run A:
==> flow/design.v <==
module ALU (a,b,ctrl,res,R15,res_we,R15_we);
	input signed [15:0] a,b;
	input [3:0] ctrl;
	output reg signed [15:0] res;
	output reg signed [15:0] R15;
	output reg res_we, R15_we;
	always@(*)begin
		res = 16'sd0;
		R15 = 16'sd0;
		res_we = 1'b1;
		R15_we = 1'b0;
		case(ctrl)
			3'b000: begin
						res = a + b;
					end
			3'b001: begin
						res = a - b;
					end
			3'b010: begin
						{R15,res} = a * b;
						R15_we = 1'b1;
					end
			3'b011: begin
						R15_we = 1'b1;
						if (b == 16'sd0) begin
							res = -16'sd1;
							R15 = a;
						end
						else begin
							res = a / b;
							R15 = a % b;
						end
					end
			3'b100: begin
						res = a & b;
					end
			3'b101: begin
						res = a | b;
					end
			default: begin
						res_we = 1'b0;
					end
		endcase
	end
endmodule
module alu16(clk, rst, a, b, ctrl, res, R15);
	input clk, rst;
	input [15:0] a, b;
	input [3:0] ctrl;
	output reg [15:0] res;
	output reg [15:0] R15;
	wire [15:0] alu_res, alu_R15;
	wire res_we, R15_we;
	ALU u_alu(.a(a), .b(b), .ctrl(ctrl), .res(alu_res), .R15(alu_R15), .res_we(res_we), .R15_we(R15_we));
	always @(posedge clk, negedge rst) begin
		if (~rst) begin
			res <= 16'h0000;
			R15 <= 16'h0000;
		end
		else begin
			if (res_we)
				res <= alu_res;
			if (R15_we)
				R15 <= alu_R15;
		end
	end
endmodule
Settings: LEC_CHECK=0, ABC_AREA=1, CAP_MARGIN=20, CORE_MARGIN=2, CORE_UTILIZATION=65, CTS_CLUSTER_SIZE=97, SETUP_SLACK_MARGIN=1.0, SLEW_MARGIN=20; clock period 20.8 ns.
run.sh (not shown) runs the stock make flow with config.mk's settings and CLKGATE_MAP_FILE=.
Run A: aborted in global routing (tool error)
Relative to run A, the following input files were edited for run B:
- setting HOLD_SLACK_MARGIN to -0.09 for the first time
- changing CORE_UTILIZATION from 65 to 72
- setting CTS_CLUSTER_DIAMETER to 371 for the first time
==> results <==
- Between run A and run B, the average size of a mapped cell does not differ in any meaningful way.
- Run B did not run to completion, as it errored out during detailed placement.
- When run B is measured against run A, its floorplan die area turns out 0.0034 mm2 lower.
- Taking run A as the reference, in run B initial core utilization +7.7 points, area share of and/or/nand/nor cells after synthesis ~0 delta, number of standard-cell rows in the floorplan -5.9%.
- Diff run B..run A | final weighted congestion in routability-driven placement | negligible
What run C does differently from run B at the input level:
- HOLD_SLACK_MARGIN removed (was -0.09)
- CTS_CLUSTER_DIAMETER removed (was 371)
- GPL_TIMING_DRIVEN newly set to 1
- CTS_CLUSTER_SIZE removed (was 97)
- CORE_UTILIZATION changed from 72 to 57
- SETUP_SLACK_MARGIN changed from 1.0 to 0.99
- the clock period (ns, I/O delays scaled along) changed from 20.8 to 40.0
Cell count in the Yosys report: run C vs run B identical
The synthesized area per cell was comparable across run C and run B.
Run C vs. run B: floorplan die height up 22 um; synthesized area flat; initial cell density of the core down 15 points.
The final layout from run C, which completed every stage, passed the timing, design-rule and antenna checks at the end of the flow.


Setup of run 1:
RTL: the design.v shown in full above, as it stands there.
clock: 40.0 ns
lec_check: 0
abc_area: 1
cap_margin: 20
cell_pad_in_sites_detail_placement: 1
core_margin: 2
core_utilization: 57
cts_cluster_size: 88
gpl_timing_driven: 1
place_density_lb_addon: 0.01
setup_slack_margin: 0.99
slew_margin: 20
Seen in the log of run 1: GRT-0116 during 5_1_grt, after which the run never completed.
The inputs of run 2 differ from those of run 1 as listed below.
Settings: removing ABC_AREA (formerly 1); setting CTS_CLUSTER_DIAMETER to 24 for the first time; removing GPL_TIMING_DRIVEN (formerly 1); removing PLACE_DENSITY_LB_ADDON (formerly 0.01); changing SETUP_SLACK_MARGIN from 0.99 to 5.0; removing CELL_PAD_IN_SITES_DETAIL_PLACEMENT (formerly 1); removing CTS_CLUSTER_SIZE (formerly 88); setting TNS_END_PERCENT to 5 for the first time; changing CORE_UTILIZATION from 57 to 65.
[summary]
Run 2 went all the way through the flow, and no timing, DRC or antenna check failed.
Lower yosys cell count among run 2 and run 1: run 2
The final reports for run 2 and run 1 show number of different library cells in the post-synthesis netlist higher in the former.
Per the comparison of run 2 with run 1, estimated wirelength of the detail-placed design now smaller, total cell area reported by yosys after synthesis level, die footprint now smaller.
diff inputs: run 2 => run 3
Settings: an added CTS_CLUSTER_SIZE of 15; a change of CTS_CLUSTER_DIAMETER from 24 to 28; a change of CORE_UTILIZATION from 65 to 69.
==> results <==
The final routed wirelength across all metal layers of run 3 exceeds that of run 2 by about 1.8%.
Run 3 vs run 2: worst setup slack down
Lower count of non-filler cells in the finished layout among run 2 and run 3: run 3
Run 2 -> run 3: routed length per placed instance increased by a few percent
Run 3 vs run 2: switching share of total power up in run 3
Run 3 -> run 2: flop share of the area flat
Run 3 against run 2: first-pass GRT wire length went up 1.4%, area added between synthesis and finish went down 1.4 points, clock network fraction of design power went up 0.2 points.
Relative to run 3, the following input files were edited for run 4:
Settings: CORE_UTILIZATION: 69 -> 65; TNS_END_PERCENT: 5 -> unset; CTS_CLUSTER_SIZE: 15 -> unset.
Results
~same multi-input combinational cell count in run 4 and run 3
Diff run 3 -> run 4: DRC violation total after the first TritonRoute iteration saw an increase, die area went up.
Non-clock inverter instance count of the final layout: run 4 vs run 3, no meaningful difference
Of run 4 and run 3, the run reporting the lower relative contribution of combinational cells to total power was run 3.
Re global routing usage on met3: run 3 was higher than run 4.
Against run 3, design area in run 4 rose by a few percent.
Input changes introduced in run 5 (baseline for comparison: run 4):
Settings: CTS_CLUSTER_DIAMETER: 28 -> unset.
==> results <==
- Run 5 -> run 4: number of placed I/O pins delta 0, exact match
- Run 4 -> run 5: post-synth net total delta 0, exact match
- Run 5 and run 4 ended up with nearly the same final cell count.
- Run 5 vs. run 4: least setup slack across all paths after layout shows no meaningful change; sequential cell count shows no meaningful change.
- Comparing run 4 against run 5, there is no change at all in total power after layout.
- Looking at run 5 and run 4, the combinational share of power is a wash.
- For pin count of the biggest net entering global routing, run 4 and run 5 come out practically identical.
No activity file was given, so power comes from the tool's default toggle rates.
